## job 7146
Design Attention_top, start of the top module:
module Attention_top #(
    parameter INPUT_WIDTH = 8,
    parameter NUM_CODE_WIDTH = 5,
    parameter MATRIX_SIZE = 3,
    parameter ADDR_WIDTH = $clog2(MATRIX_SIZE**2<<2),
    parameter OUTPUT_WIDTH = $clog2(MATRIX_SIZE*(2**INPUT_WIDTH))-1
)(
    input clk,
    input reset_n,
    input start,
    input softmax_req,DATA_write_EN,
    input  [INPUT_WIDTH*MATRIX_SIZE-1:0] Q_INPUT,
    input [INPUT_WIDTH*MATRIX_SIZE-1:0] MATRIX_INPUT,
    output reg [MATRIX_SIZE*OUTPUT_WIDTH-1:0] Output_RESULT,
    input output_req
);
wire [ADDR_WIDTH-1:0] Q_S_addr, write_addr;
wire [MATRIX_SIZE*OUTPUT_WIDTH-1:0] QK_RESULT;
wire write_enable;
wire job_start;
wire [INPUT_WIDTH*MATRIX_SIZE*MATRIX_SIZE-1:0] MATRIX_OUTPUT;
wire [OUTPUT_WIDTH*MATRIX_SIZE-1:0] output_buffer_READ_VALUE;
wire [INPUT_WIDTH*MATRIX_SIZE-1:0] Q_S_date;
wire K_V_read_EN;
wire Q_S_read_EN;
reg output_buffer_READ_EN;
reg [ADDR_WIDTH-1:0] output_buffer_READ_ADDR;
reg [ADDR_WIDTH-1:0] output_READ_ADDR;
    Array_control #(
        .INPUT_WIDTH(INPUT_WIDTH),
        .NUM_CODE_WIDTH(NUM_CODE_WIDTH),
        .MATRIX_SIZE(MATRIX_SIZE),
        .ADDR_WIDTH(ADDR_WIDTH),
        .OUTPUT_WIDTH(OUTPUT_WIDTH)
    ) array_control_inst (
        .start(start),
        .clk(clk),
        .reset_n(reset_n),
        .buffer_input_q(Q_S_date),
        .buffer_input_k(MATRIX_OUTPUT),
        .job_start(job_start),
        .buffer_read_K_EN(K_V_read_EN),
        .buffer_read_Q_EN(Q_S_read_EN),
        .write_enable(write_enable),
        .write_addr(write_addr),
        .buffer_Q_addr(Q_S_addr),
        .QK_RESULT(QK_RESULT)
    );
    matrix_buffer #(
        .INPUT_WIDTH(INPUT_WIDTH),
        .MATRIX_SIZE(MATRIX_SIZE),
        .ADDR_WIDTH(ADDR_WIDTH)
    ) matrix_buffer_inst (
        .clk(clk),
        .reset_n(reset_n),
        .K_V_read_EN(K_V_read_EN),
        .K_V_write_EN(DATA_write_EN),
        .K_V_clear(job_start),
        .MATRIX_INPUT(MATRIX_INPUT),
        .MATRIX_OUTPUT(MATRIX_OUTPUT)
    );
    row_buffer #(
        .INPUT_WIDTH(INPUT_WIDTH),
        .MATRIX_SIZE(MATRIX_SIZE),
        .ADDR_WIDTH(ADDR_WIDTH)
    ) row_buffer_inst (
        .clk(clk),
        .reset_n(reset_n),
        .write_en(DATA_write_EN),
        .clear(job_start),
        .ROW_INPUT(Q_INPUT),
        .read_en(Q_S_read_EN),
        .read_addr(Q_S_addr),
  ...
Size: roughly 5,200 cells after synthesis, roughly 1,200 flip-flops, roughly 0.058 mm² of cells after synthesis.
make LEC_CHECK=0 CAP_MARGIN=15 CELL_PAD_IN_SITES_DETAIL_PLACEMENT=0 CELL_PAD_IN_SITES_GLOBAL_PLACEMENT=0 CORE_MARGIN=2 CORE_UTILIZATION=72 HOLD_SLACK_MARGIN=0.12 MIN_ROUTING_LAYER=met1 SETUP_SLACK_MARGIN=0.77 SLEW_MARGIN=20 TNS_END_PERCENT=5 finish   # period 3.47 ns
run.sh (not shown) runs the stock make flow with config.mk's settings and CLKGATE_MAP_FILE=.
### job 7146 -> job 2886
diff --git a/flow/config.mk b/flow/config.mk
--- a/flow/config.mk
+++ b/flow/config.mk
@@ -11,6 +11,6 @@
 export CORE_MARGIN = 2
-export CORE_UTILIZATION = 72
+export CORE_UTILIZATION = 64
 export HOLD_SLACK_MARGIN = 0.12
 export MIN_ROUTING_LAYER = met1
-export SETUP_SLACK_MARGIN = 0.77
+export SETUP_SLACK_MARGIN = 0.57
 export SLEW_MARGIN = 20
==> flow/constraint.sdc <==
create_clock -name core_clock -period 2.98 [get_ports {clk}]
set_input_delay 0.5960 -clock core_clock [delete_from_list [all_inputs] [get_ports {clk}]]
set_output_delay 0.5960 -clock core_clock [all_outputs]
set_load 0.01 [all_outputs]
Results
- No stage failed in job 7146, and the final checks on the layout all came back clean.
- Layout checks on job 2886: not met. Flow itself completed; violations: negative setup slack.
- Compared job 2886 vs job 7146, and total core area is up in job 2886.
- Wire length sits lower in job 2886 than in job 7146.
- Power share of the combinational group, job 2886 and job 7146: higher on job 2886
- Delta (job 2886 minus job 7146): row count saw an increase; upper clock frequency limit up 6.3%; vertical die dimension rose 17 µm.
## Diff of input files: job 8335 against job 2886
diff --git a/flow/config.mk b/flow/config.mk
--- a/flow/config.mk
+++ b/flow/config.mk
@@ -7,2 +7,3 @@
 export LEC_CHECK = 0
+export ABC_AREA = 1
 export CAP_MARGIN = 15
@@ -11,7 +12,9 @@
 export CORE_MARGIN = 2
-export CORE_UTILIZATION = 64
+export CORE_UTILIZATION = 71
+export CTS_CLUSTER_SIZE = 14
 export HOLD_SLACK_MARGIN = 0.12
 export MIN_ROUTING_LAYER = met1
-export SETUP_SLACK_MARGIN = 0.57
+export PLACE_DENSITY_LB_ADDON = 0.13
+export SETUP_SLACK_MARGIN = -0.14
 export SLEW_MARGIN = 20
-export TNS_END_PERCENT = 5
+export TNS_END_PERCENT = 100
==> flow/constraint.sdc <==
create_clock -name core_clock -period 4.74 [get_ports {clk}]
set_input_delay 0.9480 -clock core_clock [delete_from_list [all_inputs] [get_ports {clk}]]
set_output_delay 0.9480 -clock core_clock [all_outputs]
set_load 0.01 [all_outputs]
Findings:
Per the final summary, job 8335 finished and its layout is clean on timing, DRC and antenna.
The lower quantity of gates resized following cts came out of job 8335.
Delta (job 8335 minus job 2886): total routing resource utilization after global routing saw an increase; total antenna diodes in the routed design rose by 1.
Job 2886 → job 8335: die size saw a decrease, detailed-route wire length went up 2.0%, maximum frequency lost about 20%.
Looking at portion of total power attributed to combinational logic, job 8335 sits 9.3 points below job 2886.
Inputs modified between job 8335 and job 2276:
==> flow/config.mk <==
export PLATFORM = sky130hd
export DESIGN_NAME = Attention_top
export DESIGN_NICKNAME = Attention_top
export VERILOG_FILES = /design/flow/design.v
export SDC_FILE = /design/flow/constraint.sdc
export NUM_CORES = 4
export LEC_CHECK = 0
export ABC_AREA = 1
export CAP_MARGIN = 20
export CORE_MARGIN = 2
export CORE_UTILIZATION = 62
export SLEW_MARGIN = 20
==> flow/constraint.sdc <==
create_clock -name core_clock -period 2.3 [get_ports {clk}]
set_input_delay 0.4600 -clock core_clock [delete_from_list [all_inputs] [get_ports {clk}]]
set_output_delay 0.4600 -clock core_clock [all_outputs]
set_load 0.01 [all_outputs]
Findings:
- Of job 2276 and job 8335, only job 8335 finishes the flow clean.
- Cmp job 2276 and job 8335 / number of clock-tree buffers in the layout / lower: job 2276
- Compared with job 8335, job 2276 shows total instance count after detailed placement that has gone up by a little under 10%.
- In the flow results for job 2276 and job 8335, the first-iteration DRC count is smaller on job 8335.
- Job 2276 against job 8335; final cell count is up by more than 10%.
- The routing usage on met1 of job 2276 exceeds that of job 8335 by 0.63 points.
- Measured against job 8335, the fmax of job 2276 comes out at 1.3 times the reference value.
- First-pass iteration count of the detailed router delta for job 2276 relative to job 8335: 1 lower
- Net switching power figure (job 2276 vs. job 8335) increases by more than 100%
- Taking job 8335 as the reference point, the die size of job 2276 rises by about 14%.
- Comparing job 2276 and job 8335, the higher number of CTS-inserted buffers is on job 8335.
Relative to job 2276, the following input files were edited for job 2885:
diff --git a/flow/config.mk b/flow/config.mk
--- a/flow/config.mk
+++ b/flow/config.mk
@@ -10,3 +10,5 @@
 export CORE_MARGIN = 2
-export CORE_UTILIZATION = 62
+export CORE_UTILIZATION = 70
+export CTS_CLUSTER_DIAMETER = 230
+export CTS_CLUSTER_SIZE = 37
 export SLEW_MARGIN = 20
==> flow/constraint.sdc <==
create_clock -name core_clock -period 2.09 [get_ports {clk}]
set_input_delay 0.4180 -clock core_clock [delete_from_list [all_inputs] [get_ports {clk}]]
set_output_delay 0.4180 -clock core_clock [all_outputs]
set_load 0.01 [all_outputs]
[summary]
5_1_grt: job 2885 exited with error. Against job 2276, job 2885 comes in 18 µm lower on floorplan die height. Of job 2276 and job 2885, the higher initial cell density of the core belongs to job 2885. Of job 2276 and job 2885, the higher die size belongs to job 2276. For floorplan core area, dividing the value from job 2885 by the value from job 2276 gives 0.883.
[inputs] job 5863 vs job 2885
diff --git a/flow/config.mk b/flow/config.mk
--- a/flow/config.mk
+++ b/flow/config.mk
@@ -7,8 +7,5 @@
 export LEC_CHECK = 0
-export ABC_AREA = 1
 export CAP_MARGIN = 20
 export CORE_MARGIN = 2
-export CORE_UTILIZATION = 70
-export CTS_CLUSTER_DIAMETER = 230
-export CTS_CLUSTER_SIZE = 37
+export CORE_UTILIZATION = 40
 export SLEW_MARGIN = 20
==> flow/constraint.sdc <==
create_clock -name core_clock -period 4.14 [get_ports {clk}]
set_input_delay 0.8280 -clock core_clock [delete_from_list [all_inputs] [get_ports {clk}]]
set_output_delay 0.8280 -clock core_clock [all_outputs]
set_load 0.01 [all_outputs]
Results
Job 2885 terminated abnormally: 5_1_grt reported GRT-0232. Job 5863: no failed stages, no open violations at the end. Post-detailed-placement half-perimeter wirelength, job 5863 vs job 2885: down by more than 10%. Job 5863 ends up with a number of distinct standard cells referenced by the synthesized netlist that is about 40% higher than in job 2885. Sort job 5863 and job 2885 by number of nets at floorplan, ascending, and job 5863 comes first. Against job 2885, job 5863 comes in 32% higher on overall die height. Job 2885 → job 5863: x dimension of the die now sits higher, number of setup buffers added after CTS now sits lower, chip area rose by 0.063 mm², average instance area after synthesis went up. Re area fraction in compound gates after synthesis: job 2885 was lower than job 5863. Between job 5863 and job 2885, the area share of fa/ha/maj cells after synthesis does not differ in any meaningful way. Cmp job 5863 vs job 2885: worst slack at placement higher in job 5863.
Power is estimated from default activity; no workload was simulated.
